## arkanoid_audio
module arkanoid_audio
(
	input                clk_48m,
	input                reset,       
	input          [9:0] sound_raw,   
	input                pause,
	input                vol_boost,
	output signed [15:0] sound
);
reg [8:0] div;
always @(posedge clk_48m) begin
	if(!reset)
		div <= 9'd0;
	else
		div <= div + 9'd1;
end
wire dcrm_cen = !div;
wire signed [15:0] sound_dcrm;
jt49_dcrm2 #(16) dcrm
(
	.clk(clk_48m),
	.cen(dcrm_cen),
	.rst(~reset),
	.din({5'd0, sound_raw}),
	.dout(sound_dcrm)
);
wire signed [15:0] sound_filtered;
arkanoid_lpf lpf
(
	.clk(clk_48m),
	.reset(~reset),
	.in(sound_dcrm),
	.out(sound_filtered)
);
assign sound = pause ? 16'd0 : vol_boost ? (sound_filtered <<< 16'd5) : (sound_filtered <<< 16'd4);
endmodule
Size: about 2,500 cells after synthesis, about 100 flip-flops, about 0.022 mm² of cells after synthesis.
Settings: LEC_CHECK=0, CAP_MARGIN=15, CORE_MARGIN=2, CORE_UTILIZATION=72, CTS_CLUSTER_DIAMETER=29, CTS_CLUSTER_SIZE=41, MAX_ROUTING_LAYER=met4, SETUP_SLACK_MARGIN=1.21, SLEW_MARGIN=20; clock period 9.59 ns.
run.sh (not shown) runs the stock make flow with config.mk's settings and CLKGATE_MAP_FILE=.
The starting point completed, yet does not pass: negative setup slack.
Change:
- CAP_MARGIN: 15 -> 20
- CORE_UTILIZATION: 72 -> 69
- CTS_CLUSTER_DIAMETER: 29 -> default
- CTS_CLUSTER_SIZE: 41 -> default
- MAX_ROUTING_LAYER: met4 -> default
- SETUP_SLACK_MARGIN: 1.21 -> default
- clock period: 9.59 -> 12.3 ns (I/O delays scaled with it)
Outcome:
- The changed run passed the timing, design-rule and antenna checks
- clock-buffer cell count does not change
- non-clock buffer count came out lower by 70
- setup slack improved by 2.2 ns


Setup of xenon:
The RTL this note starts from:
==> flow/design.v <==
module jt49_dcrm2 #(parameter sw=8) (
    input                clk,
    input                cen,
    input                rst,
    input         [sw-1:0]  din,
    output signed [sw-1:0]  dout
);
localparam dw=10;  
reg  signed [sw+dw:0] integ, exact, error;
reg  signed [sw:0] pre_dout;
reg signed [sw:0] q;
always @(*) begin
    exact = integ+error;
    q = exact[sw+dw:dw];
    pre_dout  = { 1'b0, din } - q;
end
assign dout = pre_dout[sw-1:0];
always @(posedge clk)
    if( rst ) begin
        integ <= {sw+dw+1{1'b0}};
        error <= {sw+dw+1{1'b0}};
    end else if( cen ) begin
        integ <= integ + pre_dout;  
        error <= exact-{q, {dw{1'b0}}};
    end
endmodule
module iir_1st_order
#(
	parameter COEFF_WIDTH = 18,
	parameter COEFF_SCALE = 15,
	parameter DATA_WIDTH  = 16,
	parameter COUNT_BITS  = 10
)
(
	input clk,
	input reset,
	input [COUNT_BITS - 1 : 0] div,
	input signed [COEFF_WIDTH - 1 : 0] A2, B1, B2,
   input signed [DATA_WIDTH - 1 :0] in,
   output [DATA_WIDTH - 1:0] out
);
	reg signed [DATA_WIDTH-1:0] x0,x1,y0;
	reg signed [DATA_WIDTH + COEFF_WIDTH - 1 : 0] out32;
	reg [COUNT_BITS - 1:0] count;
	assign out = y0;
	always @ (*) begin
		out32 <= (B1*x0 + B2*x1) - A2*y0;  
	end
	always @ (posedge clk) begin
		if(reset) begin
			count <= 0;
			x0 <= 0;
			x1 <= 0;
			y0 <= 0;
		end
		else begin
			count <= count + 1'd1;
			if (count == div - 1) begin
					count <= 0;
					y0 <= {out32[DATA_WIDTH + COEFF_WIDTH - 1] , out32[COEFF_SCALE + DATA_WIDTH - 2 : COEFF_SCALE]};
					x1 <= x0;
					x0 <= in;
			end
		end
	end
endmodule  
module iir_2nd_order
#(
	parameter COEFF_WIDTH = 18,
	parameter COEFF_SCALE = 14,
	parameter DATA_WIDTH  = 16,
	parameter COUNT_BITS  = 10
)
(
	input clk,
	input reset,
	input [COUNT_BITS - 1 : 0] div,
	input signed [COEFF_WIDTH - 1 : 0] A2, A3, B1, B2, B3,
   input signed [DATA_WIDTH - 1 : 0] in,
   output [DATA_WIDTH - 1 : 0] out
);
	reg signed [DATA_WIDTH-1 : 0] x0,x1,x2;
	reg signed [DATA_WIDTH-1 : 0] y0,y1;
	reg signed [(DATA_WIDTH + COEFF_WIDTH - 1) : 0] out32;
	reg [COUNT_BITS : 0] count;
	assign out = y0;
	always @ (*) begin
		out32 <= (B1*x0 + B2*x1 + B3*x2) - (A2*y0 + A3*y1);  
	end
	always @ (posedge clk) begin
		if(reset) begin
			count <=  0;
			x0 <= 0;
			x1 <= 0;
			x2 <= 0;
			y0 <= 0;
			y1 <= 0; 
		end
		else begin
			count <= count + 1'd1;
			if (count == div - 1) begin
					count <= 0;
					y1 <= y0;
					y0 <= {out32[DATA_WIDTH + COEFF_WIDTH - 1] , out32[(DATA_WIDTH + COEFF_SCALE - 2) : COEFF_SCALE]};
					x2 <= x1;
					x1 <= x0;
					x0 <= in;
			end
		end
	end
endmodule  
module arkanoid_lpf(
	input clk,
	input reset,
	input signed [15:0] in,
	output signed [15:0] out);
	wire [9:0] div = 10'd256;  
	wire signed [17:0] A2;
	wire signed [17:0] B2;
	wire signed [17:0] B1;
	wire signed [15:0] audio_post_lpf1;
	assign A2 = -18'd18211;
	assign B1 = 18'd7278;
	assign B2 = 18'd7278;
	iir_1st_order lpf6db(.clk(clk),
								.reset(reset),
								.div(div),
								.A2(A2),
								.B1(B1),
								.B2(B2),
								.in(in),
								.out(audio_post_lpf1)); 
	assign out = audio_post_lpf1;
endmodule
module arkanoid_audio
(
	input                clk_48m,
	input                reset,       
	input          [9:0] sound_raw,   
	input                pause,
	input                vol_boost,
	output signed [15:0] sound
);
reg [8:0] div;
always @(posedge clk_48m) begin
	if(!reset)
		div <= 9'd0;
	else
		div <= div + 9'd1;
end
wire dcrm_cen = !div;
wire signed [15:0] sound_dcrm;
jt49_dcrm2 #(16) dcrm
(
	.clk(clk_48m),
	.cen(dcrm_cen),
	.rst(~reset),
	.din({5'd0, sound_raw}),
	.dout(sound_dcrm)
);
wire signed [15:0] sound_filtered;
arkanoid_lpf lpf
(
	.clk(clk_48m),
	.reset(~reset),
	.in(sound_dcrm),
	.out(sound_filtered)
);
assign sound = pause ? 16'd0 : vol_boost ? (sound_filtered <<< 16'd5) : (sound_filtered <<< 16'd4);
endmodule
make LEC_CHECK=0 ABC_AREA=1 CAP_MARGIN=20 CORE_MARGIN=2 CORE_UTILIZATION=67 CTS_CLUSTER_DIAMETER=146 CTS_CLUSTER_SIZE=99 SETUP_SLACK_MARGIN=3.85 SLEW_MARGIN=20 finish   # period 20.0 ns
Looking at the reports, xenon completed the entire flow and the layout it produced met the timing, design-rule and antenna checks.
#### Input delta (sierra over xenon)
# xenon
export LEC_CHECK = 0
export ABC_AREA = 1
export CAP_MARGIN = 20
export CORE_MARGIN = 2
export CORE_UTILIZATION = 67
export CTS_CLUSTER_DIAMETER = 146
export CTS_CLUSTER_SIZE = 99
export SETUP_SLACK_MARGIN = 3.85
export SLEW_MARGIN = 20
create_clock -name core_clock -period 20.0 [get_ports {clk_48m}]
# sierra
export LEC_CHECK = 0
export ABC_AREA = 1
export CAP_MARGIN = 20
export CELL_PAD_IN_SITES_DETAIL_PLACEMENT = 1
export CELL_PAD_IN_SITES_GLOBAL_PLACEMENT = 3
export CORE_MARGIN = 8
export CORE_UTILIZATION = 54
export CTS_CLUSTER_SIZE = 90
export GPL_ROUTABILITY_DRIVEN = 0
export PLACE_DENSITY_LB_ADDON = 0.16
export SETUP_SLACK_MARGIN = -1.72
export SLEW_MARGIN = 35
export TNS_END_PERCENT = 5
create_clock -name core_clock -period 20.0 [get_ports {clk_48m}]
### Flow results
sierra is listed as incomplete: the tool reported an error in global placement without I/O (3_1_place_gp_skip_io) and the run ended there. Changes observed in sierra relative to xenon: chip area line of the yosys report held; synthesized cell count barely changed. sierra vs. xenon: synthesized area held steady; horizontal die dimension +33 um; die area saw an increase.
> inputs changed (sierra -> quartz)
# sierra
export LEC_CHECK = 0
export ABC_AREA = 1
export CAP_MARGIN = 20
export CELL_PAD_IN_SITES_DETAIL_PLACEMENT = 1
export CELL_PAD_IN_SITES_GLOBAL_PLACEMENT = 3
export CORE_MARGIN = 8
export CORE_UTILIZATION = 54
export CTS_CLUSTER_SIZE = 90
export GPL_ROUTABILITY_DRIVEN = 0
export PLACE_DENSITY_LB_ADDON = 0.16
export SETUP_SLACK_MARGIN = -1.72
export SLEW_MARGIN = 35
export TNS_END_PERCENT = 5
create_clock -name core_clock -period 20.0 [get_ports {clk_48m}]
# quartz
export LEC_CHECK = 0
export CAP_MARGIN = 20
export CELL_PAD_IN_SITES_DETAIL_PLACEMENT = 1
export CORE_MARGIN = 2
export CORE_UTILIZATION = 54
export CTS_CLUSTER_SIZE = 90
export PLACE_DENSITY_LB_ADDON = 0.16
export SETUP_SLACK_MARGIN = -1.72
export SLEW_MARGIN = 10
export TNS_END_PERCENT = 5
create_clock -name core_clock -period 20.0 [get_ports {clk_48m}]
## What came out
Between sierra and quartz, the multiplexer area fraction after synthesis is higher for quartz.
Looking at chip area, quartz sits 14% lower than sierra does.
Area reported by Yosys stat, quartz vs sierra: down by a few percent
quartz: no failed stages, no open violations at the end
From sierra to quartz the numbers moved as follows: synthesized netlist cell count fell about 13%; die height fell 16 um; average cell area after synthesis rose 11%.
What yarrow does differently from quartz at the input level:
# quartz
export LEC_CHECK = 0
export CAP_MARGIN = 20
export CELL_PAD_IN_SITES_DETAIL_PLACEMENT = 1
export CORE_MARGIN = 2
export CORE_UTILIZATION = 54
export CTS_CLUSTER_SIZE = 90
export PLACE_DENSITY_LB_ADDON = 0.16
export SETUP_SLACK_MARGIN = -1.72
export SLEW_MARGIN = 10
export TNS_END_PERCENT = 5
create_clock -name core_clock -period 20.0 [get_ports {clk_48m}]
# yarrow
export LEC_CHECK = 0
export CAP_MARGIN = 20
export CELL_PAD_IN_SITES_DETAIL_PLACEMENT = 1
export CELL_PAD_IN_SITES_GLOBAL_PLACEMENT = 3
export CORE_MARGIN = 8
export CORE_UTILIZATION = 54
export CTS_CLUSTER_SIZE = 90
export GPL_ROUTABILITY_DRIVEN = 0
export PLACE_DENSITY_LB_ADDON = 0.16
export SETUP_SLACK_MARGIN = -1.72
export SLEW_MARGIN = 10
export TNS_END_PERCENT = 5
create_clock -name core_clock -period 20.0 [get_ports {clk_48m}]
--- outcome ---
Of quartz and yarrow, just one finished clean: quartz.
For yarrow, the flow was terminated by a tool error in global placement without I/O (3_1_place_gp_skip_io) and produced no final design.
Going from quartz to yarrow, number of distinct library cells after synthesis has remained practically unchanged; die area has increased; height of the die has increased; horizontal die dimension has increased; total cells reported by yosys after synthesis has remained practically unchanged.
Reported for yarrow and quartz, post-synth design cell area turned out identical to the last digit.
Relative to yarrow, the following input files were edited for amber:
# yarrow
export LEC_CHECK = 0
export CAP_MARGIN = 20
export CELL_PAD_IN_SITES_DETAIL_PLACEMENT = 1
export CELL_PAD_IN_SITES_GLOBAL_PLACEMENT = 3
export CORE_MARGIN = 8
export CORE_UTILIZATION = 54
export CTS_CLUSTER_SIZE = 90
export GPL_ROUTABILITY_DRIVEN = 0
export PLACE_DENSITY_LB_ADDON = 0.16
export SETUP_SLACK_MARGIN = -1.72
export SLEW_MARGIN = 10
export TNS_END_PERCENT = 5
create_clock -name core_clock -period 20.0 [get_ports {clk_48m}]
# amber
export LEC_CHECK = 0
export ABC_AREA = 1
export CAP_MARGIN = 20
export CELL_PAD_IN_SITES_DETAIL_PLACEMENT = 2
export CORE_MARGIN = 2
export CORE_UTILIZATION = 40
export HOLD_SLACK_MARGIN = 0.19
export SLEW_MARGIN = 20
create_clock -name core_clock -period 20.0 [get_ports {clk_48m}]
## What came out
- Across yarrow and amber, a clean result was obtained everywhere but in yarrow.
- yarrow: aborted in global placement without I/O (3_1_place_gp_skip_io) (tool error)
- On share of synthesized area occupied by flip-flops and latches: between yarrow and amber, it ends up lower for amber.
- amber: simple logic cell fraction of the synthesized area 2.8 points above yarrow
- yarrow → amber: row count increased by 13 relative to the old numbers, area after synthesis increased by 3.9% relative to the old numbers, number of cell instances after yosys synthesis increased by 374 relative to the old numbers.
- From yarrow to amber the numbers moved as follows: arithmetic-cell share of the synthesized area counting full adders, half adders and majority gates down 1.9 points; Yosys chip area went up 3.9%; instance tally after logic synthesis now sits higher.
## Diff of input files: pepper against amber
# amber
export LEC_CHECK = 0
export ABC_AREA = 1
export CAP_MARGIN = 20
export CELL_PAD_IN_SITES_DETAIL_PLACEMENT = 2
export CORE_MARGIN = 2
export CORE_UTILIZATION = 40
export HOLD_SLACK_MARGIN = 0.19
export SLEW_MARGIN = 20
create_clock -name core_clock -period 20.0 [get_ports {clk_48m}]
# pepper
export LEC_CHECK = 0
export CAP_MARGIN = 20
export CORE_MARGIN = 2
export CORE_UTILIZATION = 67
export CTS_CLUSTER_DIAMETER = 285
export CTS_CLUSTER_SIZE = 98
export PLACE_DENSITY = 0.36
export SETUP_SLACK_MARGIN = -1.74
export SLEW_MARGIN = 20
create_clock -name core_clock -period 20.0 [get_ports {clk_48m}]
Results
- Part of the total power dissipated in combinational logic: amber and pepper compared, higher one is amber
- Compared with amber, in pepper global-route wire length before repair shrank by about 47%, global routing usage on met3 grew by 0.25 points.
- [pepper] signal arrival time at the worst endpoint fell 1.04 ns relative to amber
- Worst setup slack (pepper over amber): increase, 1.06 ns
- Compared with amber, pepper is the less power-hungry design.
- Re sequential fraction of the synthesis area: amber and pepper aren't equal, and the lower value belongs to amber.
- Portion of the layout cell area used by clock cells of amber is on par with pepper.
- NOTE count of non-CTS buffers in the layout amber->pepper increased by more than 10%
Power and IR drop assume default switching activity.
